==> flow/design.v (excerpt) <==
module IIR(clk, rst, Start, load, DIn, RAddr, data_done, WEN, Yn, WAddr, Finish);
	parameter n = 16;
	parameter m = 20;
	input clk, rst;
	input Start;
	input data_done;
	input [n-1:0]DIn;
	output WEN, load;
	output Finish;
	output [n-1:0]Yn;
	output [m-1:0]RAddr;
	output [m-1:0]WAddr;
	wire control_state;
	control_FSM control(
		.clk(clk), .rst(rst),
		.start(Start), .data_done(data_done), .load(load), .RAddr(RAddr), .state(control_state)
	);
	datapath dp(
		.clk(clk), .rst(rst),
		.command(control_state), .RAddr(RAddr), .DIn(DIn), .WEN(WEN), .Yn(Yn), .WAddr(WAddr), .finish(Finish)
	);
endmodule
Size: roughly 4900 cells after synthesis, about 220 flip-flops, roughly 0.044 mm² of cells after synthesis.
Settings: LEC_CHECK=0, CAP_MARGIN=20, CELL_PAD_IN_SITES_GLOBAL_PLACEMENT=0, CORE_ASPECT_RATIO=1.73, CORE_MARGIN=5, CORE_UTILIZATION=61, CTS_CLUSTER_SIZE=11, GPL_TIMING_DRIVEN=1, HOLD_SLACK_MARGIN=0.15, MAX_ROUTING_LAYER=met4, PLACE_DENSITY=0.64, SLEW_MARGIN=20; clock period 21.7 ns.
run.sh (not shown) runs the stock make flow with config.mk's settings and CLKGATE_MAP_FILE=.
The starting point passed the timing, DRC and antenna checks.
Next try:
- ABC_AREA: not set -> 1
- CORE_ASPECT_RATIO: 1.73 -> not set
- CORE_MARGIN: 5 -> 2
- CORE_UTILIZATION: 61 -> 72
- CTS_CLUSTER_DIAMETER: not set -> 272
- CTS_CLUSTER_SIZE: 11 -> not set
- HOLD_SLACK_MARGIN: 0.15 -> -0.07
- SETUP_SLACK_MARGIN: not set -> 1.73
- clock period: 21.7 -> 14.3 ns (I/O delays scaled with it)
This time the run finished but failed the layout checks on negative setup slack.
Non-clock buffer count is higher by 179.
Worst setup slack is worse by 3.0 ns.
Sequential share of layout area went down by 1.2 points.
Final cell count goes up by 24%.
Routed wire length increases by 12%.
Next try:
- CELL_PAD_IN_SITES_GLOBAL_PLACEMENT: 0 -> not set
- CTS_CLUSTER_DIAMETER: 272 -> not set
- GPL_TIMING_DRIVEN: 1 -> not set
- HOLD_SLACK_MARGIN: -0.07 -> not set
- MAX_ROUTING_LAYER: met4 -> not set
- PLACE_DENSITY: 0.64 -> not set
- SETUP_SLACK_MARGIN: 1.73 -> not set
- clock period: 14.3 -> 10.9 ns (I/O delays scaled with it)
Result: Now the flow never finished: it broke off in clock tree synthesis (4_1_cts). Synthesized cell count does not change. Die size does not change. Synthesized area does not change.
Next try:
- CTS_CLUSTER_DIAMETER: not set -> 381
- CTS_CLUSTER_SIZE: not set -> 79
- PLACE_DENSITY_LB_ADDON: not set -> 0.01
- clock period: 10.9 -> 12.3 ns (I/O delays scaled with it)
The new run never finished: it broke off in global routing (5_1_grt). Synthesized area is unchanged. Die area is unchanged. Synthesized cell count does not change.

---

Setup of exp/juniper:
Starting RTL as in the previous note.
// IIR
module IIR(clk, rst, Start, load, DIn, RAddr, data_done, WEN, Yn, WAddr, Finish);
Settings: LEC_CHECK=0, ABC_AREA=1, CAP_MARGIN=40, CORE_ASPECT_RATIO=0.7, CORE_MARGIN=2, CORE_UTILIZATION=72, CTS_CLUSTER_SIZE=10, PLACE_DENSITY_LB_ADDON=0.02, SETUP_SLACK_MARGIN=3.25, SLEW_MARGIN=20, TNS_END_PERCENT=5; clock period 10.9 ns.
exp/juniper: aborted in clock tree synthesis (4_1_cts) (tool error)
[inputs] exp/xenon vs exp/juniper
Settings: clearing SETUP_SLACK_MARGIN, which used to be 3.25; clearing TNS_END_PERCENT, which used to be 5; clearing CTS_CLUSTER_SIZE, which used to be 10; swapping 40 for 20 in CAP_MARGIN; clearing PLACE_DENSITY_LB_ADDON, which used to be 0.02; swapping 72 for 40 in CORE_UTILIZATION; clearing ABC_AREA, which used to be 1; clearing CORE_ASPECT_RATIO, which used to be 0.7; swapping 10.9 for 15.8 in the clock period (ns, I/O delays scaled along).
Findings:
Of exp/xenon and exp/juniper, it is exp/xenon that has the higher number of unique standard cell types used by synthesis.
Max area after synthesis across exp/xenon and exp/juniper: exp/juniper
Compared with exp/juniper, exp/xenon shows a lower summed standard-cell area reported by yosys.
Re area share of xor/xnor cells in the synthesized design: exp/xenon and exp/juniper aren't equal, and the higher value belongs to exp/xenon.
From exp/juniper to exp/xenon the numbers moved as follows: routability-driven placement congestion ratio has decreased, vertical die dimension went up.
Every stage of the flow completed for exp/xenon, and the final layout passed the timing, DRC and antenna checks.
For synthesized cell count, dividing the value from exp/xenon by the value from exp/juniper gives 0.80.
Changes observed in exp/xenon relative to exp/juniper: share of synthesized cell area in and, or, nand and nor gates decreased by 7.4 points relative to the old numbers; die size has increased.
What exp/sierra does differently from exp/xenon at the input level:
Settings: swapping 40 for 72 in CORE_UTILIZATION; putting PLACE_DENSITY at 0.38 where nothing was set; putting ABC_AREA at 1 where nothing was set; putting SETUP_SLACK_MARGIN at 3.25 where nothing was set; putting TNS_END_PERCENT at 5 where nothing was set; swapping 15.8 for 10.9 in the clock period (ns, I/O delays scaled along).
--- outcome ---
Run status, exp/sierra: aborted in clock tree synthesis (4_1_cts), error DPL-0038
Taking exp/sierra as 1.0, exp/xenon lands at 0.827 on synthesized netlist net count.
Chip area estimate from yosys synthesis (exp/sierra vs. exp/xenon) increases by a few percent
When exp/sierra is measured against exp/xenon, its placed wire-length estimate turns out 62% higher.
As of exp/sierra, synthesized area per cell had fallen by more than 10% compared to exp/xenon.
Setup changes, exp/sierra to exp/nickel
Settings: TNS_END_PERCENT now 85, was 5; PLACE_DENSITY no longer set, was 0.38; CORE_UTILIZATION now 40, was 72; SETUP_SLACK_MARGIN no longer set, was 3.25; the clock period (ns, I/O delays scaled along) now 16.0, was 10.9.
Findings:
In exp/nickel, the number of cells after detailed placement came out 11% below the value in exp/sierra. Reported for exp/nickel and exp/sierra, count of mapped cells out of synthesis turned out identical to the last digit. From exp/sierra to exp/nickel the numbers moved as follows: HPWL after detailed placement -54,000 microns, area fraction in compound gates after synthesis comparable. Die height grows by more than a quarter when moving from exp/sierra to exp/nickel. Looking at exp/nickel and exp/sierra, the count of flip-flops with a built-in enable after synthesis is a wash. Reported for exp/nickel and exp/sierra, xor/xnor cell area share of the yosys netlist turned out identical to the last digit. Worst setup slack before clock tree synthesis (exp/nickel over exp/sierra): increase, 3640 ps. Die extent in x, exp/nickel and exp/sierra: higher on exp/nickel. Register area share after synthesis: exp/nickel vs exp/sierra identical. exp/sierra and exp/nickel: one clean run, exp/nickel; the rest did not finish clean. Looking at area of the die, exp/nickel sits about 80% above exp/sierra.
Modified inputs, exp/harbor compared to exp/nickel
Settings: a change of CORE_UTILIZATION from 40 to 71; a deleted ABC_AREA that had been 1; a deleted TNS_END_PERCENT that had been 85; an added CTS_CLUSTER_SIZE of 34; a change of the clock period (ns, I/O delays scaled along) from 16.0 to 14.2.
--- outcome ---
The layout from exp/harbor, despite a flow that completed every stage, fails the layout checks, with the failing checks listed as setup timing. Going from exp/nickel to exp/harbor, via count grows by 2.9%. The routed wire length reported for exp/harbor is greater than that of exp/nickel by 3.9%. Of exp/harbor and exp/nickel, the lower sequential share of layout area belongs to exp/harbor.
--- input diff exp/harbor..exp/umber ---
Settings: setting PLACE_DENSITY_LB_ADDON to 0.01 for the first time; setting SETUP_SLACK_MARGIN to 1.6 for the first time; changing CTS_CLUSTER_SIZE from 34 to 49; changing CORE_UTILIZATION from 71 to 72; setting ABC_AREA to 1 for the first time; changing the clock period (ns, I/O delays scaled along) from 14.2 to 15.3.
==> results <==
exp/umber completed every stage of the flow, and the final layout passed the timing, DRC and antenna checks.
Detailed-route DRC error count: exp/umber vs exp/harbor identical
Compared with exp/harbor, in exp/umber synthesized cell count increased 1,247, post-synthesis chip area from yosys increased 5.6%, wire length per cell after detailed routing decreased 8.3%, standard cell area after detailed placement decreased 2400 sq um.
As far as post-synthesis register bit count goes, exp/umber and exp/harbor are indistinguishable; the numbers are identical.
The worst slew slack as a fraction of its limit of exp/umber exceeds that of exp/harbor by 14 points.
Looking at exp/umber and exp/harbor, the clock latency of the later-clocked register in the worst-skew pair is a wash.
exp/harbor → exp/umber: sequential cell area level; height of the die rose by 5.1 microns.

---

== run A ==
Starting RTL as in the previous note.
make LEC_CHECK=0 ABC_AREA=1 CAP_MARGIN=20 CORE_MARGIN=2 CORE_UTILIZATION=72 CTS_CLUSTER_DIAMETER=190 MAX_ROUTING_LAYER=met4 PLACE_DENSITY_LB_ADDON=0.04 SETUP_SLACK_MARGIN=1.6 SLEW_MARGIN=20 finish   # period 16.0 ns
Run A: PASS, flow complete, no timing, DRC or antenna violations
diff inputs: run A => run B
-- flow/config.mk --
<<< run A, line 10
>>> run B, line 10
export CELL_PAD_IN_SITES_GLOBAL_PLACEMENT = 1
export CORE_ASPECT_RATIO = 0.95
<<< run A, line 11
export CORE_UTILIZATION = 72
export CTS_CLUSTER_DIAMETER = 190
export MAX_ROUTING_LAYER = met4
export PLACE_DENSITY_LB_ADDON = 0.04
export SETUP_SLACK_MARGIN = 1.6
export SLEW_MARGIN = 20
>>> run B, line 13
export CORE_UTILIZATION = 68
export GPL_ROUTABILITY_DRIVEN = 0
export GPL_TIMING_DRIVEN = 0
export MIN_ROUTING_LAYER = met2
export PLACE_DENSITY_LB_ADDON = 0.2
export SETUP_SLACK_MARGIN = 0.92
export SLEW_MARGIN = 30
export TNS_END_PERCENT = 25
### Flow results
Run B: it failed during global placement without I/O (3_1_place_gp_skip_io), and the tool reported FLW-0024.
From run B to run A, simple logic cell fraction of the synthesized area did not move at all.
In run B, the initial cell density of the core came out 3.7 points below the value in run A.
Between run B and run A, the synthesized cell count figures differ only marginally.
Run B against run A: synthesized area per cell saw little to no change; area of the synthesized netlist per yosys stat saw little to no change; net count after synthesis saw little to no change; die boundary width saw an increase.
The die used by run B is larger than the one used by run A.
The chip height of run B and that of run A are within noise of each other.
Cell area after synthesis essentially unchanged between run A and run B.
Relative to run B, the following input files were edited for run C:
==> flow/config.mk <==
export PLATFORM = sky130hd
export DESIGN_NAME = IIR
export DESIGN_NICKNAME = IIR
export VERILOG_FILES = /design/flow/design.v
export SDC_FILE = /design/flow/constraint.sdc
export NUM_CORES = 4
export LEC_CHECK = 0
export CAP_MARGIN = 20
export CORE_MARGIN = 2
export CORE_UTILIZATION = 72
export MAX_ROUTING_LAYER = met4
export PLACE_DENSITY = 0.66
export SETUP_SLACK_MARGIN = 1.6
export SLEW_MARGIN = 20
### Flow results
Run C completed end to end; final checks failed (negative setup slack).
The number of unique standard cell types used by synthesis in run C sits 37% above the value recorded for run B.
Delta(mapped cell area, run C - run B) < 0
From run B to run C the numbers moved as follows: chip area from the yosys synthesis statistics decreased 5.3%; die area decreased about 10%; core footprint decreased 11%.
[inputs] run D vs run C
-- flow/config.mk --
<<< run C, line 8
>>> run D, line 8
export ABC_AREA = 1
<<< run C, line 9
>>> run D, line 10
export CELL_PAD_IN_SITES_GLOBAL_PLACEMENT = 3
export CORE_ASPECT_RATIO = 1.23
<<< run C, line 10
export CORE_UTILIZATION = 72
export MAX_ROUTING_LAYER = met4
export PLACE_DENSITY = 0.66
export SETUP_SLACK_MARGIN = 1.6
>>> run D, line 13
export CORE_UTILIZATION = 40
<<< run C, line 15
>>> run D, line 15
export TNS_END_PERCENT = 15
### Flow results
For pin count of the biggest net entering global routing, dividing the value from run D by the value from run C gives 1.10. No stage failed in run D, and the final checks on the layout all came back clean. Of the two values seen for master of the slowest instance on the critical path, or4_4 was produced by run C and clkdlybuf4s50_1 by run D. | post-synthesis chip area from yosys | run D vs run C | about 5.6% higher |. Clock latency on the worst-skew pair in run D vs run C: up 0.02 ns. Run D vs. run C: met3 wirelength from detailed routing went down; sequential share of layout area went down. Relative to run C, initial detailed-routing violation count decreased by 43% in run D.
